==> flow/design.v <==
`timescale 1ns / 1ps
module rotator # (
    DATA_WIDTH = 12,
    ANGLE_WIDTH = 16,
    ITERATION = 0,
    TAN_ANGLE = 0
)
(
    input clock, 
    input reset,
    input [1:0] quarter_in,
    input signed [DATA_WIDTH:0] x_in,
    input signed [DATA_WIDTH:0] y_in,
    input signed [ANGLE_WIDTH:0] z_in,
    output [1:0] quarter_out,
    output signed [DATA_WIDTH:0] x_out,
    output signed [DATA_WIDTH:0] y_out,
    output signed [ANGLE_WIDTH:0] z_out
);
    function signed [DATA_WIDTH:0] shift_register(
        input signed [DATA_WIDTH:0] register, 
        input integer n
    );
        integer i;
        begin
            shift_register = register;
            for (i = 0; i < n; i++) begin
                shift_register = {register[DATA_WIDTH], shift_register[DATA_WIDTH:1]};
            end
        end
    endfunction
    logic signed [DATA_WIDTH:0] Xd, Yd;
    assign Xd = shift_register(x_in, ITERATION);
    assign Yd = shift_register(y_in, ITERATION);   
    logic signed [DATA_WIDTH:0] X, Y; 
    logic signed [ANGLE_WIDTH:0] Z; 
    logic [1:0] Q;
    always_ff @(posedge clock) begin
        Q <= quarter_in;
        if (z_in < 0) begin
            X <= x_in + Yd;
            Y <= y_in - Xd;
            Z <= z_in + TAN_ANGLE;
        end
        else begin
            X <= x_in - Yd;
            Y <= y_in + Xd;
            Z <= z_in - TAN_ANGLE;
        end   
    end    
    assign x_out = X;
    assign y_out = Y;
    assign z_out = Z;    
    assign quarter_out = Q;
endmodule
`timescale 1ns / 1ps
module cordic_chain #(
    DATA_WIDTH = 12,
    ANGLE_WIDTH = 16,
    ITERATIONS = 16
)
(
    input clock,
    input reset,
    input [1:0] quarter_in,
    input signed [DATA_WIDTH:0] x_in,
    input signed [DATA_WIDTH:0] y_in,
    input signed [DATA_WIDTH:0] angle_in,
    output signed [DATA_WIDTH:0] x_out,
    output signed [DATA_WIDTH:0] y_out, 
    output [1:0] quarter_out 
 );
    logic [1:0] quarters [ITERATIONS:0];
    logic signed [DATA_WIDTH:0] xs [ITERATIONS:0];
    logic signed [DATA_WIDTH:0] ys [ITERATIONS:0];
    logic signed [ANGLE_WIDTH:0] zs [ITERATIONS:0];   
    assign quarters[0] = quarter_in;
    assign xs[0] = x_in;
    assign ys[0] = y_in;
    assign zs[0] = {1'b0, angle_in[DATA_WIDTH-1:0], 4'b0000};
    function [ANGLE_WIDTH:0] tan_angle; 
        input [3:0] iteration;
        begin
            case (iteration)
            4'b0000: tan_angle = 17'd25736;  
            4'b0001: tan_angle = 17'd15192;  
            4'b0010: tan_angle = 17'd8028;  
            4'b0011: tan_angle = 17'd4074;  
            4'b0100: tan_angle = 17'd2045;  
            4'b0101: tan_angle = 17'd1024;  
            4'b0110: tan_angle = 17'd512;  
            4'b0111: tan_angle = 17'd256;  
            4'b1000: tan_angle = 17'd128;  
            4'b1001: tan_angle = 17'd64;  
            4'b1010: tan_angle = 17'd32;  
            4'b1011: tan_angle = 17'd16;  
            4'b1100: tan_angle = 17'd8;  
            4'b1101: tan_angle = 17'd4;  
            4'b1110: tan_angle = 17'd2;  
            4'b1111: tan_angle = 17'd1;  
            endcase
        end
    endfunction
    genvar i;
    generate 
    for (i = 0; i < ITERATIONS; i++) begin
        rotator # (
            .DATA_WIDTH(DATA_WIDTH),
            .ANGLE_WIDTH(ANGLE_WIDTH),
            .ITERATION(i),
            .TAN_ANGLE(tan_angle(i))
        ) rotator_dut (
            .clock(clock),
            .reset(reset),
            .quarter_in(quarters[i]),
            .x_in(xs[i]),
            .y_in(ys[i]),
            .z_in(zs[i]),
            .quarter_out(quarters[i+1]),
            .x_out(xs[i+1]),
            .y_out(ys[i+1]),
            .z_out(zs[i+1])        
        );   
    end
    endgenerate
    assign x_out = xs[ITERATIONS];
    assign y_out = ys[ITERATIONS];
    assign quarter_out = quarters[ITERATIONS];
endmodule
`timescale 1ns / 1ps
module quarter_selector # (
    DATA_WIDTH = 12
)
(
    input clock, 
    input reset,
    input [1:0] quarter,
    input signed [DATA_WIDTH:0] x_in,
    input signed [DATA_WIDTH:0] y_in,
    output signed [DATA_WIDTH:0] x_out,
    output signed [DATA_WIDTH:0] y_out
);
logic [DATA_WIDTH:0] x_up, x_down;
logic [DATA_WIDTH:0] y_up, y_down;
assign x_up = x_in + 13'h800;
assign x_down = 13'h800 - x_in;
assign y_up = y_in + 13'h800;
assign y_down = 13'h800 - y_in;
logic [DATA_WIDTH:0] X, Y;
always_ff @(posedge clock) begin
    if (reset) begin
        X <= '0;
        Y <= '0;    
    end
    else begin
        case (quarter)
            2'b00: begin
                X <= x_up;
                Y <= y_up; 
            end
            2'b01: begin
                X <= x_down;
                Y <= y_up;                        
            end
            2'b10: begin
                X <= x_down;
                Y <= y_down;                                    
            end
            2'b11: begin
                X <= x_up;
                Y <= y_down;                                               
            end
        endcase    
    end
end
assign x_out = X;
assign y_out = Y;
endmodule
`timescale 1ns / 1ps
module phase_controller # (
    PHASE_WIDTH = 13
) 
(
    input clock, 
    input reset,
    output [PHASE_WIDTH-1:0] phase,
    output [1:0] quadrant   
);
localparam frequence_fraction = 8'd56;
localparam frequence_reverse_fraction = 8'd100 - frequence_fraction;
localparam phase_90 = 13'd3216;
localparam base_step = 2'd1;
localparam extended_step = 2'd2;
typedef enum logic [1:0] {
    QUADRANT_I, 
    QUADRANT_II,
    QUADRANT_III,
    QUADRANT_IV
} quadrant_state;
logic [PHASE_WIDTH-1:0] phase_out;
logic inc_en; 
logic counter_reset;
logic [15:0] counter;
always_ff @(posedge clock) begin
    if (reset) begin
        counter <= '0;
        inc_en <= '0;
    end
    else if (counter_reset) begin
        counter <= '0;
    end
    else begin
        if (counter >= 8'd100) begin
            inc_en <= '1;
            counter <= counter - frequence_reverse_fraction;
        end
        else begin
            inc_en <= '0;
            counter <= counter + frequence_fraction;
        end
    end
end
quadrant_state quadrant_out;
logic [15:0] angle_counter;
assign quadrant = quadrant_out;
assign phase = phase_out;
always_ff @(posedge clock) begin
    if (reset) begin
        quadrant_out <= QUADRANT_I;
        phase_out <= '0;
        angle_counter <= '0;
    end
    else case (quadrant_out)
        QUADRANT_I: begin
            if (angle_counter >= phase_90) begin
                quadrant_out <= QUADRANT_II;
                angle_counter <= '0;                
            end
            else begin
                if (inc_en) begin
                    phase_out <= phase_out + extended_step;
                    angle_counter <= angle_counter + extended_step;
                end
                else begin
                    phase_out <= phase_out + base_step;
                    angle_counter <= angle_counter + base_step;
                end
            end
        end
        QUADRANT_II: begin
            if (angle_counter >= phase_90) begin
                quadrant_out <= QUADRANT_III;
                angle_counter <= '0;                
            end
            else begin
                if (inc_en) begin
                    phase_out <= phase_out - extended_step;
                    angle_counter <= angle_counter + extended_step;
                end
                else begin
                    phase_out <= phase_out - base_step;
                    angle_counter <= angle_counter + base_step;
                end
            end           
        end
        QUADRANT_III: begin
            if (angle_counter >= phase_90) begin
                quadrant_out <= QUADRANT_IV;
                angle_counter <= '0;                
            end
            else begin
                if (inc_en) begin
                    phase_out <= phase_out + extended_step;
                    angle_counter <= angle_counter + extended_step;
                end
                else begin
                    phase_out <= phase_out + base_step;
                    angle_counter <= angle_counter + base_step;
                end
            end        
        end
        QUADRANT_IV: begin
            if (angle_counter >= phase_90) begin
                quadrant_out <= QUADRANT_I;
                angle_counter <= '0;                
            end
            else begin
                if (inc_en) begin
                    phase_out <= phase_out - extended_step;
                    angle_counter <= angle_counter + extended_step;
                end
                else begin
                    phase_out <= phase_out - base_step;
                    angle_counter <= angle_counter + base_step;
                end
            end                                 
        end
    endcase
end
always_ff @(posedge clock) begin
    if (reset) begin
        counter_reset <= '0;
    end
    else if (angle_counter >= phase_90) begin
        counter_reset <= '1;
    end
    else begin
        counter_reset <= '0;
    end
end
endmodule
`timescale 1ns / 1ps
module cordic # (
    DATA_WIDTH = 12
)
(
    input clock,
    input reset,    
    output signed [DATA_WIDTH:0] sine,
    output signed [DATA_WIDTH:0] cosine
);
    localparam A = 16'h04DB;  
    logic [DATA_WIDTH:0] phase;
    logic [1:0] quarter;
    logic signed [DATA_WIDTH:0] x0;
    logic signed [DATA_WIDTH:0] y0;
    assign x0 = A;
    assign y0 = '0;
    phase_controller # (
        .PHASE_WIDTH(13)
    ) phase_controller_dut (
        .clock(clock),
        .reset(reset),
        .phase(phase),
        .quadrant(quarter)
    );
    logic signed [DATA_WIDTH:0] x_out;
    logic signed [DATA_WIDTH:0] y_out;
    logic [1:0] quarter_out;
    cordic_chain # (
        .DATA_WIDTH(12),
        .ANGLE_WIDTH(16),
        .ITERATIONS(16)
    ) cordic_chain_dut (
        .clock(clock),
        .reset(reset),
        .quarter_in(quarter),
        .x_in(x0),
        .y_in(y0),
        .angle_in(phase),        
        .x_out(x_out),
        .y_out(y_out),
        .quarter_out(quarter_out)        
    );
    quarter_selector # (
        .DATA_WIDTH(12)
    ) quarter_selector_dut (
        .clock(clock),
        .reset(reset),
        .quarter(quarter_out),
        .x_in(x_out),
        .y_in(y_out),
        .x_out(cosine),
        .y_out(sine)
    );
endmodule
==> flow/run.sh <==
#!/bin/bash
# the make line also repeats each setting of config.mk as NAME=value (left out here)
make -C /OpenROAD-flow-scripts/flow DESIGN_CONFIG=/design/flow/config.mk WORK_HOME=/design/flow/orfs CLKGATE_MAP_FILE= finish
==> flow/config.mk <==
export PLATFORM = sky130hd
export DESIGN_NAME = cordic
export DESIGN_NICKNAME = cordic
export VERILOG_FILES = /design/flow/design.v
export SDC_FILE = /design/flow/constraint.sdc
export NUM_CORES = 4
export LEC_CHECK = 0
export ABC_AREA = 1
export CAP_MARGIN = 15
export CELL_PAD_IN_SITES_DETAIL_PLACEMENT = 2
export CELL_PAD_IN_SITES_GLOBAL_PLACEMENT = 1
export CORE_ASPECT_RATIO = 1.71
export CORE_MARGIN = 9
export CORE_UTILIZATION = 61
export CTS_CLUSTER_DIAMETER = 339
export CTS_CLUSTER_SIZE = 10
export GPL_ROUTABILITY_DRIVEN = 1
export GPL_TIMING_DRIVEN = 1
export HOLD_SLACK_MARGIN = -0.07
export MAX_ROUTING_LAYER = met4
export MIN_ROUTING_LAYER = met1
export PLACE_DENSITY_LB_ADDON = 0.02
export SETUP_SLACK_MARGIN = 0.32
export SLEW_MARGIN = 20
export TNS_END_PERCENT = 60
==> flow/constraint.sdc <==
create_clock -name core_clock -period 4.31 [get_ports {clock}]
set_input_delay 0.8620 -clock core_clock [delete_from_list [all_inputs] [get_ports {clock}]]
set_output_delay 0.8620 -clock core_clock [all_outputs]
set_load 0.01 [all_outputs]
==> impl_metrics.py, run 1 <==
# Generated from Yosys and OpenROAD reports
metrics = {
    "outcome": {
        "outcome": "did not finish",
        "outcome.stop_stage": "detailed placement (3_5_place_dp)",
        "error_message": "[ERROR DPL-0033] detailed placement checks failed during check placement.",
    },
    "synthesis": {
        "yosys-top-cells-count": "sky130_fd_sc_hd__nand2_1 (814), sky130_fd_sc_hd__dfxtp_1 (690), sky130_fd_sc_hd__a21oi_1 (557)",
        "numSynthFlops": 690,
        "yosys-top-cells-area": "sky130_fd_sc_hd__dfxtp_1 (35%), sky130_fd_sc_hd__ha_1 (17%), sky130_fd_sc_hd__xor2_1 (8.4%), sky130_fd_sc_hd__nand2_1 (7.7%), sky130_fd_sc_hd__a21oi_1 (7.0%)",
        "ys_sh_aoi_pct": 13.4,
        "synthAdderAreaFrac_pct": 19.0,
        "synthDistinctLibCells": 52,
        "topCombFamilyByArea": "adder cells",
        "asyncSetResetFlopFracSynth_pct": 0,
        "syn-cell-area_um2": 39600,
        "yosys_cells": 4844,
        "post_synth_and_or_nand_nor_area_fraction_pct": 16.0,
        "syn_inst": 4844,
        "enable_flop_cells": 0,
        "synth.most_common_cell": "sky130_fd_sc_hd__nand2_1",
        "yosys.stat.chipArea_um2": 39600,
        "yosys.stat.seqShare_pct": 34.9,
        "netlist.area_leader.share_pct": 34.9,
        "yosys-mux-area-fraction_pct": 0,
        "largest_area_cell": "sky130_fd_sc_hd__dfxtp_1",
        "syn_avg_cell_area_um2": 8.18,
        "synth_xor_xnor_area_share_pct": 11.2,
        "yosysWarnings": 27,
        "flop_cell": "sky130_fd_sc_hd__dfxtp_1",
    },
    "floorplan": {
        "fp-row-count": 121,
        "fp.coreArea_um2": 64000,
        "num_io_pins": 28,
        "fp_util_pct": 61.9,
        "die_width_um": 213,
        "die_y_um": 351,
        "die-area_um2": 74800,
    },
    "place": {
        "routabilityCongestion": 0.892,
        "port_buffers": 27,
    },
}
-- through the flow --
step / cell area (µm²) / instances / hold WS, ns / setup WS, ns
after floorplan: 39600 / 4847 / 0.310 / 1.76
after global placement: 40900 / 5712 / 0.310 / 1.54
==> inputs of run 2 (changes only) <==
ABC_AREA = unset   (was 1)
CAP_MARGIN = 20   (was 15)
CELL_PAD_IN_SITES_DETAIL_PLACEMENT = unset   (was 2)
CELL_PAD_IN_SITES_GLOBAL_PLACEMENT = unset   (was 1)
CORE_ASPECT_RATIO = unset   (was 1.71)
CORE_MARGIN = 2   (was 9)
CORE_UTILIZATION = 72   (was 61)
CTS_CLUSTER_DIAMETER = unset   (was 339)
CTS_CLUSTER_SIZE = unset   (was 10)
GPL_ROUTABILITY_DRIVEN = unset   (was 1)
GPL_TIMING_DRIVEN = unset   (was 1)
HOLD_SLACK_MARGIN = unset   (was -0.07)
MAX_ROUTING_LAYER = unset   (was met4)
MIN_ROUTING_LAYER = unset   (was met1)
PLACE_DENSITY = 0.6   (was unset)
PLACE_DENSITY_LB_ADDON = unset   (was 0.02)
SETUP_SLACK_MARGIN = unset   (was 0.32)
TNS_END_PERCENT = unset   (was 60)
clock period = 3.5 ns   (was 4.31 ns; I/O delays follow)
==> run 2 against run 1 <==
The run now finishes clean. Die area fell by 25%. Synthesized cell count fell by 14%. Synthesized area fell by 1.7%.
==> impl_metrics.py, run 2 <==
# Physical implementation metrics
metrics = {
    "synthesis": {
        "ys_sh_aoi_pct": 18.0,
        "asyncSetResetFlopFracSynth_pct": 0,
        "yosysWarnings": 27,
        "syn_inst": 4190,
        "yosys-top-cells-count": "sky130_fd_sc_hd__dfxtp_1 (690), sky130_fd_sc_hd__ha_1 (539), sky130_fd_sc_hd__nor2_1 (368)",
        "synth.most_common_cell": "sky130_fd_sc_hd__dfxtp_1",
        "synth_xor_xnor_area_share_pct": 11.5,
        "synthAdderAreaFrac_pct": 19.4,
        "netlist.area_leader.share_pct": 35.5,
        "topCombFamilyByArea": "adder cells",
        "post_synth_and_or_nand_nor_area_fraction_pct": 11.7,
        "yosys_cells": 4190,
        "largest_area_cell": "sky130_fd_sc_hd__dfxtp_1",
        "enable_flop_cells": 0,
        "numSynthFlops": 690,
        "syn-cell-area_um2": 39000,
        "yosys-top-cells-area": "sky130_fd_sc_hd__dfxtp_1 (35%), sky130_fd_sc_hd__ha_1 (17%), sky130_fd_sc_hd__xnor2_1 (7.7%), sky130_fd_sc_hd__a21oi_1 (4.7%), sky130_fd_sc_hd__xor2_1 (3.6%)",
        "syn_avg_cell_area_um2": 9.30,
        "yosys.stat.seqShare_pct": 35.5,
        "flop_cell": "sky130_fd_sc_hd__dfxtp_1",
        "yosys.stat.chipArea_um2": 39000,
        "synthDistinctLibCells": 71,
        "yosys-mux-area-fraction_pct": 1.10,
    },
    "sta": {
        "fin_crit_share_pct": 88.6,
        "tightest_slew_ns": 0.919,
        "report.final.hold_viol_count": 0,
        "fin_crit_ns": 3.10,
        "grt_setup_unrepaired": "false",
        "fmax_mhz": 323,
        "final-max-slew-violation-count": 0,
        "setup_viol_count_final": 0,
        "slew-limit-headroom_pct": 38.6,
        "finalSetupTns_ns": 0,
        "fin_skew_ns": 0.0217,
    },
    "critical_path": {
        "timing.critical_path.mode_cell": "sky130_fd_sc_hd__a21oi_1",
        "arrival_ns": 3.60,
        "startpoint": "cordic_chain_dut.genblk1[9].rotator_dut.Y[10]",
        "critPathRequiredTime_ns": 4.00,
        "slowest_stage": "sky130_fd_sc_hd__a2111oi_1",
        "critPathMaxStageDelay_ns": 0.58,
        "critical_path_depth": 10,
        "regToRegEndpoint": "cordic_chain_dut.genblk1[10].rotator_dut.X[12]",
        "end_kind": "register",
        "criticalPathCategory": "reg -> reg",
        "cp_num_buf_inv": 1,
        "flop_to_flop_setup_slack_ns": 0.40,
        "element_type_at_the_critical_path_start": "register",
        "worstPathMaxFanout": 3,
        "timing.critical_path.max_delay_family": "AND-OR/OR-AND gates",
        "timing.reg2reg.worst_path_depth": 10,
        "critical_path.reg2reg.startpoint": "cordic_chain_dut.genblk1[9].rotator_dut.Y[10]",
        "worstSetupEndpoint": "cordic_chain_dut.genblk1[10].rotator_dut.X[12]",
        "cell_breakdown_of_the_critical_path": "inv_1 > ha_1 > mux2_2 > fa_1 > a21oi_1 > o21ai_0 > a2111oi_1 > o41ai_1 > a21oi_1 > xnor3_1",
    },
    "job": {
        "max_cap_check_violation_count": 0,
        "openroad.warnings": 64,
    },
    "outcome": {
        "outcome": "no timing/DRC/antenna violations",
    },
    "global_route": {
        "grt_first_pass_wirelength_um": 131000,
        "grt_max_degree": 27,
        "initial_antenna_violation_count": 0,
        "vias_in_the_first_global_route": 28700,
        "leftover_overflow_at_the_end_of_global_routing": 0,
        "grtUsageTotal_pct": 27.6,
    },
    "floorplan": {
        "fp-row-count": 85,
        "fp.coreArea_um2": 53600,
        "die_y_um": 237,
        "num_io_pins": 28,
        "fp_util_pct": 72.7,
        "die-area_um2": 56000,
        "die_width_um": 237,
    },
    "hold_path": {
        "min_to": "cordic_chain_dut.genblk1[10].rotator_dut.Q[0]",
        "hp-class": "reg -> reg",
        "critical_hold_path_startpoint": "cordic_chain_dut.genblk1[9].rotator_dut.Q[0]",
        "min_delay_path_depth": 0,
    },
    "final_layout": {
        "area_growth_pct": 9.61,
        "number_of_filler_cells_placed_in_the_layout": 3702,
        "seq_area_um2": 13800,
        "finish.instance_area_um2": 42700,
        "logic_area_um2": 24000,
        "design.final.nets": 4846,
    },
    "route": {
        "detail_route.iter0.violations": 1328,
        "route.met3.wl_um": 2600,
        "drc": 0,
        "wl_per_cell_um": 15.2,
        "wl_um": 76400,
        "detailedRoute.firstPassIterationCount": 5,
        "detailroute.wirelength.met2_um": 38400,
        "top_layer_used": "met4",
        "drt-met1-wl_um": 33000,
        "n_antenna_cell": 0,
        "viasPerCell": 5.84,
        "antenna_violating_nets_post_route": 0,
        "dr_total_vias": 29300,
    },
    "clocking": {
        "cts_max_level": 3,
        "post_cts_hold_buffer_count": 0,
        "clockRootBuffer": "sky130_fd_sc_hd__clkbuf_16",
        "insertion_delay_ns": 0.63,
        "cts_made_buffers": 74,
        "cts_post_setup_buffers_inserted": 0,
        "cts_tree": "done",
        "cts.reportedPaths.clkPinSlew_ns": 0.07,
        "cts.path.max_buffers": 3,
        "clock_sink_count": 690,
        "post_cts.resized_instances": 0,
    },
    "place": {
        "routabilityCongestion": 0.881,
        "placement.cell_area_um2": 40100,
        "port_buffers": 27,
        "dp_hpwl_um": 56700,
    },
}
-- run 2: final cells by class --
type                            count  area share (%)
Clock buffer                       96            4.87
Clock inverter                     36            1.22
Sequential cell                   690            32.4
Inverter                          243            2.14
Tap cell                          696            2.04
Multi-Input combinational cell   3202            56.3
Timing Repair Buffer               54            1.13
-- run 2: per-layer routing --
metal  track usage [%]  up-vias
li1                  -    15000
met1              32.6    13600
met2              50.8      502
met3              3.75      155
met4              10.3        0
met5                 0        -
-- run 2: stage by stage --
step / setup WS (ns) / utilization [%] / instances / hold slack (ns)
final: 0.399 / 79.6 / 5017 / 0.322
after global routing: 0.149 / 79.6 / 5017 / 0.328
after CTS: 0.394 / 79.6 / 5017 / 0.322
after detailed placement: 0.480 / 74.8 / 4885 / 0.312
after global placement: 0.502 / 74.8 / 4885 / 0.310
after floorplan: 0.242 / - / 4193 / 0.310
==> inputs of run 3 (changes only) <==
CORE_ASPECT_RATIO = 0.72   (was unset)
CORE_UTILIZATION = 71   (was 72)
CTS_CLUSTER_SIZE = 58   (was unset)
MAX_ROUTING_LAYER = met4   (was unset)
PLACE_DENSITY = unset   (was 0.6)
PLACE_DENSITY_LB_ADDON = 0.0   (was unset)
SETUP_SLACK_MARGIN = 1.22   (was unset)
clock period = 4.84 ns   (was 3.5 ns; I/O delays follow)
==> run 3 against run 2 <==
Still clean on timing, DRC and antenna. Utilization fell by 1.4 points. Synthesized area unchanged. Cell count down 0.54%. Via count decreased by 0.98%. Register-to-register slack better by 1.1 ns. Global-route usage is 0.75 points higher. Worst setup slack gained 1.1 ns. Count of clock-buffer cells in the layout is 2 lower. Critical path type unchanged. Non-clock buffer count fell by 21.
==> impl_metrics.py, run 3 <==
# Physical implementation metrics
metrics = {
    "outcome": {
        "outcome": "no timing/DRC/antenna violations",
    },
    "synthesis": {
        "yosys.stat.chipArea_um2": 39000,
        "synthAdderAreaFrac_pct": 19.4,
        "netlist.area_leader.share_pct": 35.5,
        "syn_avg_cell_area_um2": 9.30,
        "synth.most_common_cell": "sky130_fd_sc_hd__dfxtp_1",
        "synth_xor_xnor_area_share_pct": 11.5,
        "asyncSetResetFlopFracSynth_pct": 0,
        "ys_sh_aoi_pct": 18.0,
        "syn-cell-area_um2": 39000,
        "post_synth_and_or_nand_nor_area_fraction_pct": 11.7,
        "enable_flop_cells": 0,
        "topCombFamilyByArea": "adder cells",
        "numSynthFlops": 690,
        "flop_cell": "sky130_fd_sc_hd__dfxtp_1",
        "synthDistinctLibCells": 71,
        "yosysWarnings": 27,
        "yosys-mux-area-fraction_pct": 1.10,
        "yosys_cells": 4190,
        "yosys.stat.seqShare_pct": 35.5,
        "yosys-top-cells-area": "sky130_fd_sc_hd__dfxtp_1 (35%), sky130_fd_sc_hd__ha_1 (17%), sky130_fd_sc_hd__xnor2_1 (7.7%), sky130_fd_sc_hd__a21oi_1 (4.7%), sky130_fd_sc_hd__xor2_1 (3.6%)",
        "yosys-top-cells-count": "sky130_fd_sc_hd__dfxtp_1 (690), sky130_fd_sc_hd__ha_1 (539), sky130_fd_sc_hd__nor2_1 (368)",
        "largest_area_cell": "sky130_fd_sc_hd__dfxtp_1",
        "syn_inst": 4190,
    },
    "route": {
        "viasPerCell": 5.81,
        "drc": 0,
        "dr_total_vias": 29000,
        "wl_um": 77000,
        "n_antenna_cell": 0,
        "antenna_violating_nets_post_route": 0,
        "detailedRoute.firstPassIterationCount": 5,
        "detail_route.iter0.violations": 1677,
        "wl_per_cell_um": 15.4,
    },
    "clocking": {
        "cts_made_buffers": 68,
        "insertion_delay_ns": 0.61,
        "cts_max_level": 3,
        "cts_post_setup_buffers_inserted": 0,
        "clock_sink_count": 690,
        "clockRootBuffer": "sky130_fd_sc_hd__clkbuf_16",
        "cts.path.max_buffers": 3,
        "cts.reportedPaths.clkPinSlew_ns": 0.06,
        "cts_tree": "done",
    },
    "sta": {
        "slew-limit-headroom_pct": 33.5,
        "fmax_mhz": 298,
        "report.final.hold_viol_count": 0,
        "setup_viol_count_final": 0,
        "fin_skew_ns": 0.0165,
        "fin_crit_share_pct": 69.4,
        "fin_crit_ns": 3.36,
        "final-max-slew-violation-count": 0,
        "finalSetupTns_ns": 0,
        "grt_setup_unrepaired": "false",
        "tightest_slew_ns": 0.970,
    },
    "hold_path": {
        "hp-class": "reg -> reg",
        "min_delay_path_depth": 0,
        "min_to": "cordic_chain_dut.genblk1[6].rotator_dut.Z[5]",
        "critical_hold_path_startpoint": "cordic_chain_dut.genblk1[5].rotator_dut.Z[5]",
    },
    "critical_path": {
        "critPathRequiredTime_ns": 5.33,
        "slowest_stage": "sky130_fd_sc_hd__mux2i_1",
        "worstSetupEndpoint": "cordic_chain_dut.genblk1[11].rotator_dut.Y[12]",
        "arrival_ns": 3.85,
        "critical_path.reg2reg.startpoint": "cordic_chain_dut.genblk1[10].rotator_dut.X[12]",
        "critPathMaxStageDelay_ns": 0.72,
        "startpoint": "cordic_chain_dut.genblk1[10].rotator_dut.X[12]",
        "critical_path_depth": 10,
        "end_kind": "register",
        "timing.reg2reg.worst_path_depth": 10,
        "element_type_at_the_critical_path_start": "register",
        "timing.critical_path.max_delay_family": "AND-OR/OR-AND gates",
        "flop_to_flop_setup_slack_ns": 1.48,
        "cp_num_buf_inv": 1,
        "regToRegEndpoint": "cordic_chain_dut.genblk1[11].rotator_dut.Y[12]",
        "cell_breakdown_of_the_critical_path": "inv_1 > ha_1 > mux2i_1 > ha_1 > o21a_1 > or4_2 > o2111a_1 > o21a_1 > o41ai_2 > xnor2_1",
        "worstPathMaxFanout": 11,
        "criticalPathCategory": "reg -> reg",
    },
    "place": {
        "dp_hpwl_um": 57800,
        "port_buffers": 27,
        "routabilityCongestion": 0.897,
    },
    "final_layout": {
        "logic_area_um2": 24000,
        "number_of_filler_cells_placed_in_the_layout": 3733,
        "finish.utilization_pct": 78.3,
        "design.final.nets": 4819,
        "area_growth_pct": 8.45,
        "seq_area_um2": 13800,
    },
    "global_route": {
        "vias_in_the_first_global_route": 27800,
        "leftover_overflow_at_the_end_of_global_routing": 0,
        "grt_max_degree": 45,
        "initial_antenna_violation_count": 0,
        "grtUsageTotal_pct": 28.4,
        "grt_first_pass_wirelength_um": 132000,
    },
    "job": {
        "max_cap_check_violation_count": 0,
        "openroad.warnings": 62,
    },
    "floorplan": {
        "die_width_um": 280,
        "num_io_pins": 28,
        "fp_util_pct": 72.2,
        "die-area_um2": 56800,
        "fp-row-count": 72,
        "die_y_um": 203,
        "fp.coreArea_um2": 54000,
    },
}
run 3: repair_timing:
| item | CTS | global route |
|---|---|---|
| endpoints found under the hold margin | 0 | 0 |
| gates resized | 0 | 2 |
| hold buffers | 0 | 0 |
| setup endpoints to repair | 0 | 2 |
run 3: through the flow:
| stage | hold WS [ns] | setup slack, ns | instances | instance area [µm²] |
|---|---|---|---|---|
| 2_1_floorplan | 0.310 | 1.58 | 4193 | 39000 |
| 3_3_place_gp | 0.310 | 1.58 | 4871 | 39900 |
| 3_5_place_dp | 0.312 | 1.50 | 4871 | 39900 |
| 4_1_cts | 0.324 | 1.49 | 4990 | 42200 |
| 5_1_grt | 0.328 | 1.23 | 4990 | 42200 |
| 6_report | 0.322 | 1.48 | 4990 | 42200 |
run 3: layout make-up:
cell class,instances,area share (%)
Timing Repair Buffer,33,0.735
Multi-Input combinational cell,3202,56.9
Tap cell,703,2.08
Clock inverter,25,0.856
Sequential cell,690,32.7
Clock buffer,94,4.60
Inverter,243,2.16
run 3: layer usage:
metal	routed length [µm]	up-vias	share of wire, %	track usage (%)
li1	-	15000	-	-
met1	38700	13400	50	39.2
met2	33600	542	44	44.2
met3	3210	112	4.2	3.57
met4	1440	0	1.9	7.10
met5	0	-	0	-
==> inputs of run 4 (changes only) <==
CELL_PAD_IN_SITES_GLOBAL_PLACEMENT = 2   (was unset)
CORE_ASPECT_RATIO = unset   (was 0.72)
CORE_MARGIN = 9   (was 2)
CORE_UTILIZATION = 70   (was 71)
CTS_CLUSTER_SIZE = 59   (was 58)
PLACE_DENSITY = 0.73   (was unset)
PLACE_DENSITY_LB_ADDON = unset   (was 0.0)
SETUP_SLACK_MARGIN = 0.72   (was 1.22)
clock period = 4.25 ns   (was 4.84 ns; I/O delays follow)
==> run 4 against run 3 <==
The run now fails in global placement without I/O (3_1_place_gp_skip_io). Synthesized area did not move. Die area rose by 14%. Synthesized cell count did not move.
==> impl_metrics.py, run 4 <==
# Generated from Yosys and OpenROAD reports
metrics = {
    "synthesis": {
        "numSynthFlops": 690,
        "largest_area_cell": "sky130_fd_sc_hd__dfxtp_1",
        "syn_inst": 4190,
        "syn-cell-area_um2": 39000,
        "yosysWarnings": 27,
        "synthDistinctLibCells": 71,
        "yosys_cells": 4190,
        "synthAdderAreaFrac_pct": 19.4,
        "topCombFamilyByArea": "adder cells",
        "netlist.area_leader.share_pct": 35.5,
        "asyncSetResetFlopFracSynth_pct": 0,
        "yosys.stat.chipArea_um2": 39000,
        "yosys.stat.seqShare_pct": 35.5,
        "yosys-mux-area-fraction_pct": 1.10,
        "enable_flop_cells": 0,
        "flop_cell": "sky130_fd_sc_hd__dfxtp_1",
        "yosys-top-cells-area": "sky130_fd_sc_hd__dfxtp_1 (35%), sky130_fd_sc_hd__ha_1 (17%), sky130_fd_sc_hd__xnor2_1 (7.7%), sky130_fd_sc_hd__a21oi_1 (4.7%), sky130_fd_sc_hd__xor2_1 (3.6%)",
        "ys_sh_aoi_pct": 18.0,
        "post_synth_and_or_nand_nor_area_fraction_pct": 11.7,
        "synth_xor_xnor_area_share_pct": 11.5,
        "yosys-top-cells-count": "sky130_fd_sc_hd__dfxtp_1 (690), sky130_fd_sc_hd__ha_1 (539), sky130_fd_sc_hd__nor2_1 (368)",
        "synth.most_common_cell": "sky130_fd_sc_hd__dfxtp_1",
        "syn_avg_cell_area_um2": 9.30,
    },
    "floorplan": {
        "die_y_um": 254,
        "die_width_um": 254,
        "die-area_um2": 64500,
        "fp_util_pct": 70.7,
        "fp.coreArea_um2": 55100,
        "fp-row-count": 86,
    },
    "outcome": {
        "outcome": "did not finish",
        "error_message": "[ERROR GPL-0301] Utilization 120.394 % exceeds 100%.",
        "outcome.stop_stage": "global placement without I/O (3_1_place_gp_skip_io)",
    },
}
==> inputs of run 5 (changes only) <==
ABC_AREA = 0   (was unset)
CELL_PAD_IN_SITES_GLOBAL_PLACEMENT = unset   (was 2)
CORE_MARGIN = 2   (was 9)
CORE_UTILIZATION = 72   (was 70)
CTS_CLUSTER_DIAMETER = 285   (was unset)
CTS_CLUSTER_SIZE = unset   (was 59)
MAX_ROUTING_LAYER = unset   (was met4)
PLACE_DENSITY = unset   (was 0.73)
PLACE_DENSITY_LB_ADDON = 0.22   (was unset)
SETUP_SLACK_MARGIN = 0.64   (was 0.72)
clock period = 2.33 ns   (was 4.25 ns; I/O delays follow)
==> run 5 against run 4 <==
The flow stops in clock tree synthesis (4_1_cts). Synthesized area unchanged. Die area down 13%. Synthesized cell count unchanged.
==> impl_metrics.py, run 5 <==
# Generated from Yosys and OpenROAD reports
metrics = {
    "outcome": {
        "outcome": "did not finish",
        "outcome.stop_stage": "clock tree synthesis (4_1_cts)",
        "error_message": "[ERROR DPL-0033] detailed placement checks failed during check placement.",
    },
    "synthesis": {
        "netlist.area_leader.share_pct": 35.5,
        "synthDistinctLibCells": 71,
        "syn_inst": 4190,
        "synthAdderAreaFrac_pct": 19.4,
        "yosysWarnings": 27,
        "yosys.stat.chipArea_um2": 39000,
        "synth.most_common_cell": "sky130_fd_sc_hd__dfxtp_1",
        "yosys.stat.seqShare_pct": 35.5,
        "ys_sh_aoi_pct": 18.0,
        "enable_flop_cells": 0,
        "post_synth_and_or_nand_nor_area_fraction_pct": 11.7,
        "syn_avg_cell_area_um2": 9.30,
        "syn-cell-area_um2": 39000,
        "yosys-mux-area-fraction_pct": 1.10,
        "yosys-top-cells-area": "sky130_fd_sc_hd__dfxtp_1 (35%), sky130_fd_sc_hd__ha_1 (17%), sky130_fd_sc_hd__xnor2_1 (7.7%), sky130_fd_sc_hd__a21oi_1 (4.7%), sky130_fd_sc_hd__xor2_1 (3.6%)",
        "yosys_cells": 4190,
        "largest_area_cell": "sky130_fd_sc_hd__dfxtp_1",
        "asyncSetResetFlopFracSynth_pct": 0,
        "topCombFamilyByArea": "adder cells",
        "numSynthFlops": 690,
        "synth_xor_xnor_area_share_pct": 11.5,
        "flop_cell": "sky130_fd_sc_hd__dfxtp_1",
        "yosys-top-cells-count": "sky130_fd_sc_hd__dfxtp_1 (690), sky130_fd_sc_hd__ha_1 (539), sky130_fd_sc_hd__nor2_1 (368)",
    },
    "floorplan": {
        "fp.coreArea_um2": 53600,
        "fp-row-count": 85,
        "die-area_um2": 56000,
        "die_y_um": 237,
        "die_width_um": 237,
        "num_io_pins": 28,
        "fp_util_pct": 72.7,
    },
    "place": {
        "dp_worst_setup_slack_ns": -0.315,
        "placement.cell_area_um2": 45300,
        "port_buffers": 27,
        "dp_hpwl_um": 68100,
        "dp_cells": 5314,
        "routabilityCongestion": 0.902,
    },
}
==> run 5: through the flow <==
step                hold slack (ns)  TNS (ns)  util [%]
detailed placement            0.312     -8.10      84.5
global placement              0.310     -3.88      84.5
floorplan                     0.310     -1.65         -
==> inputs of run 6 (changes only) <==
ABC_AREA = 1   (was 0)
CAP_MARGIN = 15   (was 20)
CELL_PAD_IN_SITES_GLOBAL_PLACEMENT = 0   (was unset)
CORE_UTILIZATION = 70   (was 72)
CTS_CLUSTER_DIAMETER = unset   (was 285)
GPL_ROUTABILITY_DRIVEN = 1   (was unset)
GPL_TIMING_DRIVEN = 1   (was unset)
HOLD_SLACK_MARGIN = 0.3   (was unset)
MAX_ROUTING_LAYER = met4   (was unset)
MIN_ROUTING_LAYER = met1   (was unset)
PLACE_DENSITY_LB_ADDON = unset   (was 0.22)
SETUP_SLACK_MARGIN = -0.19   (was 0.64)
clock period = 2.01 ns   (was 2.33 ns; I/O delays follow)
==> run 6 against run 5 <==
The run fails in global routing (5_1_grt). Synthesized cell count rose by 16%. Die area rose by 4.6%. Synthesized area rose by 1.7%.
==> impl_metrics.py, run 6 <==
# Generated from Yosys and OpenROAD reports
metrics = {
    "synthesis": {
        "yosys-top-cells-area": "sky130_fd_sc_hd__dfxtp_1 (35%), sky130_fd_sc_hd__ha_1 (17%), sky130_fd_sc_hd__xor2_1 (8.4%), sky130_fd_sc_hd__nand2_1 (7.7%), sky130_fd_sc_hd__a21oi_1 (7.0%)",
        "syn-cell-area_um2": 39600,
        "numSynthFlops": 690,
        "synth.most_common_cell": "sky130_fd_sc_hd__nand2_1",
        "yosys_cells": 4844,
        "enable_flop_cells": 0,
        "yosys-top-cells-count": "sky130_fd_sc_hd__nand2_1 (814), sky130_fd_sc_hd__dfxtp_1 (690), sky130_fd_sc_hd__a21oi_1 (557)",
        "yosys-mux-area-fraction_pct": 0,
        "syn_avg_cell_area_um2": 8.18,
        "topCombFamilyByArea": "adder cells",
        "netlist.area_leader.share_pct": 34.9,
        "yosys.stat.seqShare_pct": 34.9,
        "synthAdderAreaFrac_pct": 19.0,
        "asyncSetResetFlopFracSynth_pct": 0,
        "synthDistinctLibCells": 52,
        "post_synth_and_or_nand_nor_area_fraction_pct": 16.0,
        "yosys.stat.chipArea_um2": 39600,
        "ys_sh_aoi_pct": 13.4,
        "yosysWarnings": 27,
        "synth_xor_xnor_area_share_pct": 11.2,
        "largest_area_cell": "sky130_fd_sc_hd__dfxtp_1",
        "syn_inst": 4844,
        "flop_cell": "sky130_fd_sc_hd__dfxtp_1",
    },
    "floorplan": {
        "fp_util_pct": 70.5,
        "fp.coreArea_um2": 56200,
        "die_width_um": 242,
        "die_y_um": 242,
        "num_io_pins": 28,
        "fp-row-count": 87,
        "die-area_um2": 58500,
    },
    "clocking": {
        "clockRootBuffer": "sky130_fd_sc_hd__clkbuf_16",
        "clock_sink_count": 690,
        "post_cts_hold_buffer_count": 0,
        "cts_made_buffers": 73,
        "cts_max_level": 3,
        "cts.path.max_buffers": 3,
    },
    "outcome": {
        "outcome.stop_stage": "global routing (5_1_grt)",
        "outcome": "did not finish",
    },
    "place": {
        "routabilityCongestion": 0.927,
        "port_buffers": 27,
        "placement.cell_area_um2": 46200,
        "dp_hpwl_um": 68300,
    },
}
==> run 6: stage by stage <==
| stage | setup slack [ns] | std cells | util [%] |
|---|---|---|---|
| CTS | -0.229 | 6469 | 88.4 |
| detailed placement | -0.388 | 6317 | 82.2 |
| floorplan | -0.196 | 4847 | - |
| global placement | -0.285 | 6317 | 82.2 |
==> run 6: timing repair <==
action | in CTS
pin swaps | 97
buffers inserted | 24
setup endpoints to repair | 100
gates resized | 209
==> inputs of run 7 (changes only) <==
ABC_AREA = 0   (was 1)
CTS_CLUSTER_DIAMETER = 375   (was unset)
HOLD_SLACK_MARGIN = -0.07   (was 0.3)
SETUP_SLACK_MARGIN = 0.32   (was -0.19)
TNS_END_PERCENT = 5   (was unset)
clock period = 2.55 ns   (was 2.01 ns; I/O delays follow)
==> run 7 against run 6 <==
The layout now fails its checks (setup timing). Synthesized area shrank 1.7%. Synthesized cell count shrank 14%. Die area shrank 1.7%.
==> impl_metrics.py, run 7 <==
# Physical implementation metrics
metrics = {
    "outcome": {
        "outcome": "failed layout checks",
        "check.faults": "setup timing",
    },
    "global_route": {
        "grtUsageTotal_pct": 31.3,
        "grt_most_used_layer": "met2",
        "grt_max_degree": 27,
        "leftover_overflow_at_the_end_of_global_routing": 0,
        "grt.met2_usage_pct": 56.7,
        "initial_antenna_violation_count": 0,
        "grt_first_pass_wirelength_um": 145000,
        "vias_in_the_first_global_route": 31300,
        "grt.met3_usage_pct": 3.69,
        "m1_gr_usage_pct": 35.2,
    },
    "synthesis": {
        "synthAdderAreaFrac_pct": 19.4,
        "syn-cell-area_um2": 39000,
        "numSynthFlops": 690,
        "netlist.area_leader.share_pct": 35.5,
        "asyncSetResetFlopFracSynth_pct": 0,
        "ys_sh_aoi_pct": 18.0,
        "flop_cell": "sky130_fd_sc_hd__dfxtp_1",
        "yosys-top-cells-count": "sky130_fd_sc_hd__dfxtp_1 (690), sky130_fd_sc_hd__ha_1 (539), sky130_fd_sc_hd__nor2_1 (368)",
        "yosys_cells": 4190,
        "enable_flop_cells": 0,
        "yosys.stat.seqShare_pct": 35.5,
        "yosys-top-cells-area": "sky130_fd_sc_hd__dfxtp_1 (35%), sky130_fd_sc_hd__ha_1 (17%), sky130_fd_sc_hd__xnor2_1 (7.7%), sky130_fd_sc_hd__a21oi_1 (4.7%), sky130_fd_sc_hd__xor2_1 (3.6%)",
        "synthDistinctLibCells": 71,
        "yosys-mux-area-fraction_pct": 1.10,
        "synth_xor_xnor_area_share_pct": 11.5,
        "synth.most_common_cell": "sky130_fd_sc_hd__dfxtp_1",
        "yosys.stat.chipArea_um2": 39000,
        "topCombFamilyByArea": "adder cells",
        "syn_avg_cell_area_um2": 9.30,
        "post_synth_and_or_nand_nor_area_fraction_pct": 11.7,
        "syn_inst": 4190,
        "yosysWarnings": 27,
        "largest_area_cell": "sky130_fd_sc_hd__dfxtp_1",
    },
    "floorplan": {
        "fp-row-count": 86,
        "die_width_um": 240,
        "die-area_um2": 57500,
        "fp.coreArea_um2": 55100,
        "die_y_um": 240,
        "fp_util_pct": 70.7,
        "num_io_pins": 28,
    },
    "place": {
        "port_buffers": 27,
        "routabilityCongestion": 0.896,
        "dp_hpwl_um": 60300,
        "placement.cell_area_um2": 42600,
        "dp_cells": 5226,
    },
    "hold_path": {
        "critical_hold_path_startpoint": "cordic_chain_dut.genblk1[6].rotator_dut.Z[5]",
        "hp-class": "reg -> reg",
        "min_to": "cordic_chain_dut.genblk1[7].rotator_dut.Z[5]",
        "min_delay_path_depth": 0,
    },
    "sta": {
        "fin_crit_ns": 2.85,
        "holdWs_ns": 0.321,
        "worst_slack_ns": -0.297,
        "tightest_slew_ns": 0.714,
        "fin_crit_share_pct": 112,
        "slew-limit-headroom_pct": 51.2,
        "setup_viol_count_final": 24,
        "fmax_mhz": 351,
        "report.final.hold_viol_count": 0,
        "grt_setup_unrepaired": "true",
        "finalSetupTns_ns": -1.84,
        "fin_skew_ns": 0.0361,
        "final-max-slew-violation-count": 0,
    },
    "final_layout": {
        "design.final.nets": 5155,
        "stdcell_count": 5379,
        "area_growth_pct": 25.3,
        "finish.instance_area_um2": 48800,
    },
    "route": {
        "detailedRoute.firstPassIterationCount": 7,
        "detail_route.iter0.violations": 2002,
        "wl_um": 101000,
        "dr_total_vias": 32600,
        "viasPerCell": 6.06,
        "antenna_violating_nets_post_route": 0,
        "drc": 0,
        "n_antenna_cell": 0,
        "wl_per_cell_um": 18.7,
    },
    "critical_path": {
        "end_kind": "register",
        "critical_path_depth": 12,
        "slowest_stage": "sky130_fd_sc_hd__or3_4",
        "timing.critical_path.max_delay_family": "AND-OR/OR-AND gates",
        "timing.critical_path.mode_cell": "sky130_fd_sc_hd__buf_4",
        "cp_num_buf_inv": 3,
        "flop_to_flop_setup_slack_ns": -0.30,
        "element_type_at_the_critical_path_start": "register",
        "worstSetupEndpoint": "cordic_chain_dut.genblk1[9].rotator_dut.X[10]",
        "critical_path.reg2reg.startpoint": "cordic_chain_dut.genblk1[8].rotator_dut.Y[9]",
        "critPathRequiredTime_ns": 3.07,
        "criticalPathCategory": "reg -> reg",
        "arrival_ns": 3.37,
        "worstPathMaxFanout": 3,
        "timing.reg2reg.worst_path_depth": 12,
        "startpoint": "cordic_chain_dut.genblk1[8].rotator_dut.Y[9]",
        "critPathMaxStageDelay_ns": 0.36,
        "cell_breakdown_of_the_critical_path": "buf_4 > or3_4 > ha_4 > a21oi_2 > ha_1 > inv_2 > o21ai_2 > a2111oi_4 > buf_4 > o41ai_1 > a21oi_1 > xnor2_1",
        "regToRegEndpoint": "cordic_chain_dut.genblk1[9].rotator_dut.X[10]",
    },
    "clocking": {
        "clockRootBuffer": "sky130_fd_sc_hd__clkbuf_16",
        "insertion_delay_ns": 0.64,
        "cts.path.max_buffers": 3,
        "cts.reportedPaths.clkPinSlew_ns": 0.06,
        "cts_max_level": 3,
        "cts_made_buffers": 73,
        "cts_tree": "done",
        "clock_sink_count": 690,
    },
    "job": {
        "openroad.warnings": 67,
        "max_cap_check_violation_count": 0,
    },
}
## run 7: final cells by class
| class | instances | area [µm²] |
|---|---|---|
| inverters | 243 | 952 |
| well taps | 748 | 936 |
| fillers | 2629 | 6280 |
| multi-input cells | 3202 | 27500 |
| clock inverters | 34 | 433 |
| clock buffers | 98 | 2090 |
| repair buffers | 364 | 2980 |
| flip-flops and latches | 690 | 13900 |
## run 7: per-layer routing
metal | vias to the layer above | routed length (µm)
li1 | 15600 | -
met1 | 15500 | 39700
met2 | 1075 | 51600
met3 | 400 | 4710
met4 | 0 | 4780
met5 | - | 0
## run 7: what timing repair did
item,4_1_cts,5_1_grt
resized,408,436
cloned,0,0
endpoints found under the setup margin,191,214
pin swaps,228,289
buffers inserted,14,7
hold buffers,0,0
## run 7: per-stage QoR
step           worst slack, ns  utilization (%)
2_1_floorplan          -0.0598                -
3_3_place_gp            -0.137             77.4
3_5_place_dp            -0.222             77.4
4_1_cts                 -0.113             84.9
5_1_grt                 -0.272             88.6
6_report                -0.297             88.6
==> inputs of run 8 (changes only) <==
ABC_AREA = unset   (was 0)
CAP_MARGIN = 30   (was 15)
CORE_ASPECT_RATIO = 1.9   (was unset)
CORE_UTILIZATION = 17   (was 70)
CTS_CLUSTER_DIAMETER = unset   (was 375)
CTS_CLUSTER_SIZE = 49   (was unset)
GPL_ROUTABILITY_DRIVEN = unset   (was 1)
GPL_TIMING_DRIVEN = unset   (was 1)
HOLD_SLACK_MARGIN = unset   (was -0.07)
MAX_ROUTING_LAYER = unset   (was met4)
MIN_ROUTING_LAYER = unset   (was met1)
PLACE_DENSITY_LB_ADDON = 0.14   (was unset)
SETUP_SLACK_MARGIN = -0.09   (was 0.32)
TNS_END_PERCENT = 75   (was 5)
clock period = 2.61 ns   (was 2.55 ns; I/O delays follow)
==> run 8 against run 7 <==
Still fails the layout checks on setup timing. Cell count grew 47%. Synthesized cell count unchanged. Die area went up to 4.1 times the previous value. Critical endpoint is now cordic_chain_dut.genblk1[10].rotator_dut.X[10].
==> impl_metrics.py, run 8 <==
# Physical implementation metrics
metrics = {
    "critical_path": {
        "regToRegEndpoint": "cordic_chain_dut.genblk1[10].rotator_dut.X[10]",
        "cp_num_buf_inv": 2,
        "timing.reg2reg.worst_path_depth": 11,
        "critPathRequiredTime_ns": 3.17,
        "critical_path_depth": 11,
        "critPathMaxStageDelay_ns": 0.44,
        "element_type_at_the_critical_path_start": "register",
        "criticalPathCategory": "reg -> reg",
        "startpoint": "cordic_chain_dut.genblk1[9].rotator_dut.Y[10]",
        "slowest_stage": "sky130_fd_sc_hd__a2111oi_4",
        "end_kind": "register",
        "arrival_ns": 3.25,
        "cell_breakdown_of_the_critical_path": "inv_4 > ha_4 > mux2_4 > fa_2 > a21oi_2 > o21ai_2 > a2111oi_4 > buf_4 > o41ai_2 > a21oi_1 > xnor2_1",
        "worstPathMaxFanout": 2,
        "worstSetupEndpoint": "cordic_chain_dut.genblk1[10].rotator_dut.X[10]",
        "critical_path.reg2reg.startpoint": "cordic_chain_dut.genblk1[9].rotator_dut.Y[10]",
        "timing.critical_path.max_delay_family": "AND-OR/OR-AND gates",
        "flop_to_flop_setup_slack_ns": -0.08,
    },
    "synthesis": {
        "syn_inst": 4190,
        "topCombFamilyByArea": "adder cells",
        "yosys.stat.seqShare_pct": 35.5,
        "asyncSetResetFlopFracSynth_pct": 0,
        "largest_area_cell": "sky130_fd_sc_hd__dfxtp_1",
        "synth_xor_xnor_area_share_pct": 11.5,
        "synthAdderAreaFrac_pct": 19.4,
        "synth.most_common_cell": "sky130_fd_sc_hd__dfxtp_1",
        "yosys-mux-area-fraction_pct": 1.10,
        "ys_sh_aoi_pct": 18.0,
        "syn_avg_cell_area_um2": 9.30,
        "yosys-top-cells-area": "sky130_fd_sc_hd__dfxtp_1 (35%), sky130_fd_sc_hd__ha_1 (17%), sky130_fd_sc_hd__xnor2_1 (7.7%), sky130_fd_sc_hd__a21oi_1 (4.7%), sky130_fd_sc_hd__xor2_1 (3.6%)",
        "yosysWarnings": 27,
        "syn-cell-area_um2": 39000,
        "netlist.area_leader.share_pct": 35.5,
        "numSynthFlops": 690,
        "synthDistinctLibCells": 71,
        "post_synth_and_or_nand_nor_area_fraction_pct": 11.7,
        "yosys-top-cells-count": "sky130_fd_sc_hd__dfxtp_1 (690), sky130_fd_sc_hd__ha_1 (539), sky130_fd_sc_hd__nor2_1 (368)",
        "yosys.stat.chipArea_um2": 39000,
        "flop_cell": "sky130_fd_sc_hd__dfxtp_1",
        "enable_flop_cells": 0,
        "yosys_cells": 4190,
    },
    "place": {
        "port_buffers": 27,
        "routabilityCongestion": 0.777,
        "dp_hpwl_um": 93300,
    },
    "floorplan": {
        "die_width_um": 351,
        "die-area_um2": 233000,
        "fp.coreArea_um2": 228000,
        "num_io_pins": 28,
        "die_y_um": 664,
        "fp_util_pct": 17.1,
        "fp-row-count": 242,
    },
    "outcome": {
        "outcome": "failed layout checks",
        "check.faults": "setup timing",
    },
    "hold_path": {
        "min_delay_path_depth": 2,
        "min_to": "phase_controller_dut.counter_reset",
        "hp-class": "in -> reg",
        "critical_hold_path_startpoint": "reset",
    },
    "clocking": {
        "clock_sink_count": 690,
        "cts_max_level": 3,
        "cts_tree": "done",
        "insertion_delay_ns": 0.69,
        "cts.reportedPaths.clkPinSlew_ns": 0.07,
        "cts.path.max_buffers": 3,
        "clockRootBuffer": "sky130_fd_sc_hd__clkbuf_16",
        "cts_made_buffers": 83,
        "post_cts_hold_buffer_count": 0,
    },
    "final_layout": {
        "seq_area_um2": 13900,
        "design.final.nets": 5396,
        "logic_area_um2": 25200,
        "area_growth_pct": 31.8,
        "number_of_filler_cells_placed_in_the_layout": 25100,
    },
    "route": {
        "viasPerCell": 3.88,
        "detail_route.iter0.violations": 774,
        "detailedRoute.firstPassIterationCount": 5,
        "wl_um": 114000,
        "wl_per_cell_um": 14.3,
        "drc": 0,
        "dr_total_vias": 30800,
        "antenna_violating_nets_post_route": 0,
    },
    "sta": {
        "setup_viol_count_final": 4,
        "grt_setup_unrepaired": "true",
        "fin_crit_share_pct": 103,
        "slew-limit-headroom_pct": 59.8,
        "tightest_slew_ns": 0.599,
        "fmax_mhz": 372,
        "fin_crit_ns": 2.69,
        "final-max-slew-violation-count": 0,
        "finalSetupTns_ns": -0.123,
        "fin_skew_ns": 0.0403,
        "worst_slack_ns": -0.0771,
        "report.final.hold_viol_count": 0,
    },
    "global_route": {
        "grtUsageTotal_pct": 9.67,
        "grt_first_pass_wirelength_um": 175000,
        "initial_antenna_violation_count": 1,
        "vias_in_the_first_global_route": 32800,
        "grt_max_degree": 27,
        "leftover_overflow_at_the_end_of_global_routing": 0,
    },
    "job": {
        "max_cap_check_violation_count": 0,
        "openroad.warnings": 65,
    },
}
-- run 8: through the flow --
stage	worst slack (ns)	hold WS, ns	util, %	cell area (µm²)	cells
final	-0.0771	0.232	22.5	51300	7932
after global routing	-0.165	0.224	22.5	51300	7932
after CTS	-0.169	0.197	22.1	50400	7914
after detailed placement	-0.497	0.312	20.6	47100	7757
after global placement	-0.519	0.311	20.6	47100	7757
after floorplan	-0.210	0.310	-	39000	4193
-- run 8: area by class of cell --
type	count	area share, %
Antenna cell	1	0.00487
Clock buffer	109	4.47
Clock inverter	42	1.17
Inverter	243	1.81
Multi-Input combinational cell	3202	49.0
Sequential cell	690	27.0
Tap cell	3050	7.43
Timing Repair Buffer	595	9.10
-- run 8: routing by layer --
layer | global-route usage [%] | routed length [µm] | up-vias
met4 | 3.99 | 4410 | 0
li1 | - | - | 16100
met2 | 22.2 | 72500 | 250
met1 | 7.43 | 34200 | 14300
met5 | 0 | 0 | -
met3 | 1.27 | 2490 | 174
-- run 8: timing repair --
| item | 4_1_cts | 5_1_grt |
|---|---|---|
| buffers inserted | 7 | 21 |
| gates resized | 118 | 203 |
| endpoints found under the setup margin | 59 | 88 |
| pin swaps | 33 | 98 |
==> inputs of run 9 (changes only) <==
ABC_AREA = 0   (was unset)
CAP_MARGIN = 15   (was 30)
CORE_ASPECT_RATIO = unset   (was 1.9)
CORE_MARGIN = 9   (was 2)
CORE_UTILIZATION = 71   (was 17)
CTS_CLUSTER_SIZE = 40   (was 49)
GPL_ROUTABILITY_DRIVEN = 1   (was unset)
GPL_TIMING_DRIVEN = 1   (was unset)
HOLD_SLACK_MARGIN = 0.29   (was unset)
MAX_ROUTING_LAYER = met4   (was unset)
MIN_ROUTING_LAYER = met1   (was unset)
PLACE_DENSITY_LB_ADDON = 0.02   (was 0.14)
SETUP_SLACK_MARGIN = 0.92   (was -0.09)
TNS_END_PERCENT = unset   (was 75)
clock period = 3.12 ns   (was 2.61 ns; I/O delays follow)
==> run 9 against run 8 <==
The flow now stops in global routing (5_1_grt). Synthesized area unchanged. Die area fell by 73%. Synthesized cell count stayed put.
==> impl_metrics.py, run 9 <==
# Generated from Yosys and OpenROAD reports
metrics = {
    "outcome": {
        "outcome": "did not finish",
        "outcome.stop_stage": "global routing (5_1_grt)",
    },
    "place": {
        "port_buffers": 27,
        "placement.cell_area_um2": 41000,
        "dp_cells": 4878,
        "dp_worst_setup_slack_ns": -0.0463,
        "dp_hpwl_um": 57600,
        "routabilityCongestion": 0.900,
    },
    "synthesis": {
        "ys_sh_aoi_pct": 18.0,
        "flop_cell": "sky130_fd_sc_hd__dfxtp_1",
        "syn-cell-area_um2": 39000,
        "synthAdderAreaFrac_pct": 19.4,
        "enable_flop_cells": 0,
        "yosys_cells": 4190,
        "yosys-mux-area-fraction_pct": 1.10,
        "yosys-top-cells-area": "sky130_fd_sc_hd__dfxtp_1 (35%), sky130_fd_sc_hd__ha_1 (17%), sky130_fd_sc_hd__xnor2_1 (7.7%), sky130_fd_sc_hd__a21oi_1 (4.7%), sky130_fd_sc_hd__xor2_1 (3.6%)",
        "yosysWarnings": 27,
        "yosys-top-cells-count": "sky130_fd_sc_hd__dfxtp_1 (690), sky130_fd_sc_hd__ha_1 (539), sky130_fd_sc_hd__nor2_1 (368)",
        "yosys.stat.chipArea_um2": 39000,
        "asyncSetResetFlopFracSynth_pct": 0,
        "netlist.area_leader.share_pct": 35.5,
        "syn_inst": 4190,
        "yosys.stat.seqShare_pct": 35.5,
        "synth_xor_xnor_area_share_pct": 11.5,
        "largest_area_cell": "sky130_fd_sc_hd__dfxtp_1",
        "post_synth_and_or_nand_nor_area_fraction_pct": 11.7,
        "synthDistinctLibCells": 71,
        "synth.most_common_cell": "sky130_fd_sc_hd__dfxtp_1",
        "numSynthFlops": 690,
        "syn_avg_cell_area_um2": 9.30,
        "topCombFamilyByArea": "adder cells",
    },
    "clocking": {
        "clockRootBuffer": "sky130_fd_sc_hd__clkbuf_16",
        "clock_sink_count": 690,
        "cts_max_level": 3,
        "cts_made_buffers": 71,
        "cts.path.max_buffers": 3,
    },
    "floorplan": {
        "fp_util_pct": 72.1,
        "fp-row-count": 85,
        "num_io_pins": 28,
        "die-area_um2": 63600,
        "die_width_um": 252,
        "fp.coreArea_um2": 54000,
        "die_y_um": 252,
    },
}
run 9: repair_timing:
item	CTS
setup buffers	193
hold buffers	0
resized	328
setup endpoints to repair	236
cloned	1
endpoints found under the hold margin	0
pin swaps	187
run 9: metrics by stage:
stage,TNS [ns]
global placement,-0.0562
floorplan,0
detailed placement,-0.0463
CTS,0
==> inputs of run 10 (changes only) <==
ABC_AREA = unset   (was 0)
CAP_MARGIN = 20   (was 15)
CELL_PAD_IN_SITES_GLOBAL_PLACEMENT = unset   (was 0)
CORE_MARGIN = 2   (was 9)
CORE_UTILIZATION = 70   (was 71)
CTS_CLUSTER_SIZE = 21   (was 40)
GPL_ROUTABILITY_DRIVEN = unset   (was 1)
GPL_TIMING_DRIVEN = unset   (was 1)
HOLD_SLACK_MARGIN = -0.1   (was 0.29)
MAX_ROUTING_LAYER = unset   (was met4)
MIN_ROUTING_LAYER = unset   (was met1)
PLACE_DENSITY = 0.6   (was unset)
PLACE_DENSITY_LB_ADDON = unset   (was 0.02)
SETUP_SLACK_MARGIN = 0.7   (was 0.92)
clock period = 2.78 ns   (was 3.12 ns; I/O delays follow)
==> run 10 against run 9 <==
Now fails the layout checks on setup timing. Die area down 9.5%. Synthesized area stayed put. Synthesized cell count stayed put.
==> impl_metrics.py, run 10 <==
# Physical implementation metrics
metrics = {
    "synthesis": {
        "synth_xor_xnor_area_share_pct": 11.5,
        "yosys-mux-area-fraction_pct": 1.10,
        "yosys-top-cells-count": "sky130_fd_sc_hd__dfxtp_1 (690), sky130_fd_sc_hd__ha_1 (539), sky130_fd_sc_hd__nor2_1 (368)",
        "synth.most_common_cell": "sky130_fd_sc_hd__dfxtp_1",
        "yosys-top-cells-area": "sky130_fd_sc_hd__dfxtp_1 (35%), sky130_fd_sc_hd__ha_1 (17%), sky130_fd_sc_hd__xnor2_1 (7.7%), sky130_fd_sc_hd__a21oi_1 (4.7%), sky130_fd_sc_hd__xor2_1 (3.6%)",
        "syn_avg_cell_area_um2": 9.30,
        "flop_cell": "sky130_fd_sc_hd__dfxtp_1",
        "syn-cell-area_um2": 39000,
        "synthDistinctLibCells": 71,
        "yosys.stat.chipArea_um2": 39000,
        "syn_inst": 4190,
        "synthAdderAreaFrac_pct": 19.4,
        "enable_flop_cells": 0,
        "yosysWarnings": 27,
        "numSynthFlops": 690,
        "asyncSetResetFlopFracSynth_pct": 0,
        "ys_sh_aoi_pct": 18.0,
        "yosys.stat.seqShare_pct": 35.5,
        "largest_area_cell": "sky130_fd_sc_hd__dfxtp_1",
        "post_synth_and_or_nand_nor_area_fraction_pct": 11.7,
        "netlist.area_leader.share_pct": 35.5,
        "topCombFamilyByArea": "adder cells",
        "yosys_cells": 4190,
    },
    "floorplan": {
        "die_y_um": 240,
        "fp.coreArea_um2": 55100,
        "num_io_pins": 28,
        "die-area_um2": 57500,
        "fp-row-count": 86,
        "die_width_um": 240,
        "fp_util_pct": 70.7,
    },
    "place": {
        "dp_hpwl_um": 58500,
        "placement.cell_area_um2": 41600,
        "port_buffers": 27,
        "routabilityCongestion": 0.892,
    },
    "route": {
        "drc": 0,
        "detail_route.iter0.violations": 4268,
        "dr_total_vias": 38300,
        "detailedRoute.firstPassIterationCount": 9,
        "wl_per_cell_um": 27.0,
        "antenna_violating_nets_post_route": 0,
        "wl_um": 148000,
        "viasPerCell": 6.99,
    },
    "critical_path": {
        "flop_to_flop_setup_slack_ns": -1.01,
        "critical_path_depth": 9,
        "regToRegEndpoint": "cordic_chain_dut.genblk1[7].rotator_dut.Y[10]",
        "slowest_stage": "sky130_fd_sc_hd__a21oi_1",
        "arrival_ns": 4.36,
        "critical_path.reg2reg.startpoint": "cordic_chain_dut.genblk1[6].rotator_dut.X[9]",
        "cell_breakdown_of_the_critical_path": "nor3_4 > a211oi_2 > a21oi_1 > ha_1 > o21ai_0 > nand2b_1 > a31o_2 > a21oi_2 > xnor2_1",
        "critPathMaxStageDelay_ns": 0.76,
        "critPathRequiredTime_ns": 3.35,
        "cp_num_buf_inv": 0,
        "startpoint": "cordic_chain_dut.genblk1[6].rotator_dut.X[9]",
        "worstSetupEndpoint": "cordic_chain_dut.genblk1[7].rotator_dut.Y[10]",
        "worstPathMaxFanout": 6,
        "timing.critical_path.max_delay_family": "AND-OR/OR-AND gates",
        "criticalPathCategory": "reg -> reg",
        "timing.reg2reg.worst_path_depth": 9,
        "element_type_at_the_critical_path_start": "register",
        "end_kind": "register",
    },
    "clocking": {
        "cts.path.max_buffers": 3,
        "clock_sink_count": 690,
        "cts_tree": "done",
        "cts.reportedPaths.clkPinSlew_ns": 0.07,
        "post_cts_hold_buffer_count": 0,
        "cts_max_level": 3,
        "cts_made_buffers": 74,
        "clockRootBuffer": "sky130_fd_sc_hd__clkbuf_16",
        "insertion_delay_ns": 0.67,
    },
    "outcome": {
        "outcome": "failed layout checks",
        "check.faults": "setup timing",
    },
    "sta": {
        "final-max-slew-violation-count": 0,
        "report.final.hold_viol_count": 0,
        "slew-limit-headroom_pct": 36.2,
        "fin_crit_ns": 3.79,
        "fmax_mhz": 264,
        "setup_viol_count_final": 40,
        "grt_setup_unrepaired": "true",
        "fin_skew_ns": 0.0351,
        "holdWs_ns": 0.323,
        "fin_crit_share_pct": 136,
        "tightest_slew_ns": 0.957,
        "worst_slack_ns": -1.01,
        "finalSetupTns_ns": -7.45,
    },
    "global_route": {
        "initial_antenna_violation_count": 14,
        "grtUsageTotal_pct": 35.8,
        "grt_first_pass_wirelength_um": 169000,
        "leftover_overflow_at_the_end_of_global_routing": 0,
        "vias_in_the_first_global_route": 34400,
        "grt_max_degree": 27,
    },
    "job": {
        "max_cap_check_violation_count": 0,
        "openroad.warnings": 67,
    },
    "hold_path": {
        "critical_hold_path_startpoint": "cordic_chain_dut.genblk1[10].rotator_dut.Z[1]",
        "min_delay_path_depth": 0,
        "min_to": "cordic_chain_dut.genblk1[11].rotator_dut.Z[1]",
        "hp-class": "reg -> reg",
    },
    "final_layout": {
        "area_growth_pct": 32.4,
        "design.final.nets": 5249,
        "finish.instance_area_um2": 51600,
    },
}
==> run 10: final cells by class <==
cell class / instances / area, µm²
fillers: 1665 / 3510
diodes: 4 / 10.0
flip-flops and latches: 690 / 14100
clock inverters: 33 / 487
repair buffers: 457 / 3920
well taps: 748 / 936
multi-input cells: 3202 / 28900
clock buffers: 101 / 2170
inverters: 243 / 1060
==> run 10: per-stage QoR <==
step / worst slack (ns) / utilization, % / instances
after floorplan: 0.170 / - / 4193
after global placement: 0.115 / 75.5 / 4958
after detailed placement: 0.0670 / 75.5 / 4958
after CTS: 0.124 / 89.7 / 5375
after global routing: -0.837 / 93.6 / 5474
final: -1.01 / 93.6 / 5478
==> run 10: metal layers <==
layer	GRT usage [%]	part of all wire (%)	up-vias
met4	20.8	11	22
met1	39.2	33	17700
met3	5.40	11	1563
li1	-	-	15900
met2	65.6	45	3121
met5	0	0.12	-
==> run 10: what timing repair did <==
action	4_1_cts	5_1_grt
pin swaps	357	219
setup buffers	282	99
setup endpoints to repair	259	280
cloned	1	0
gates resized	655	285
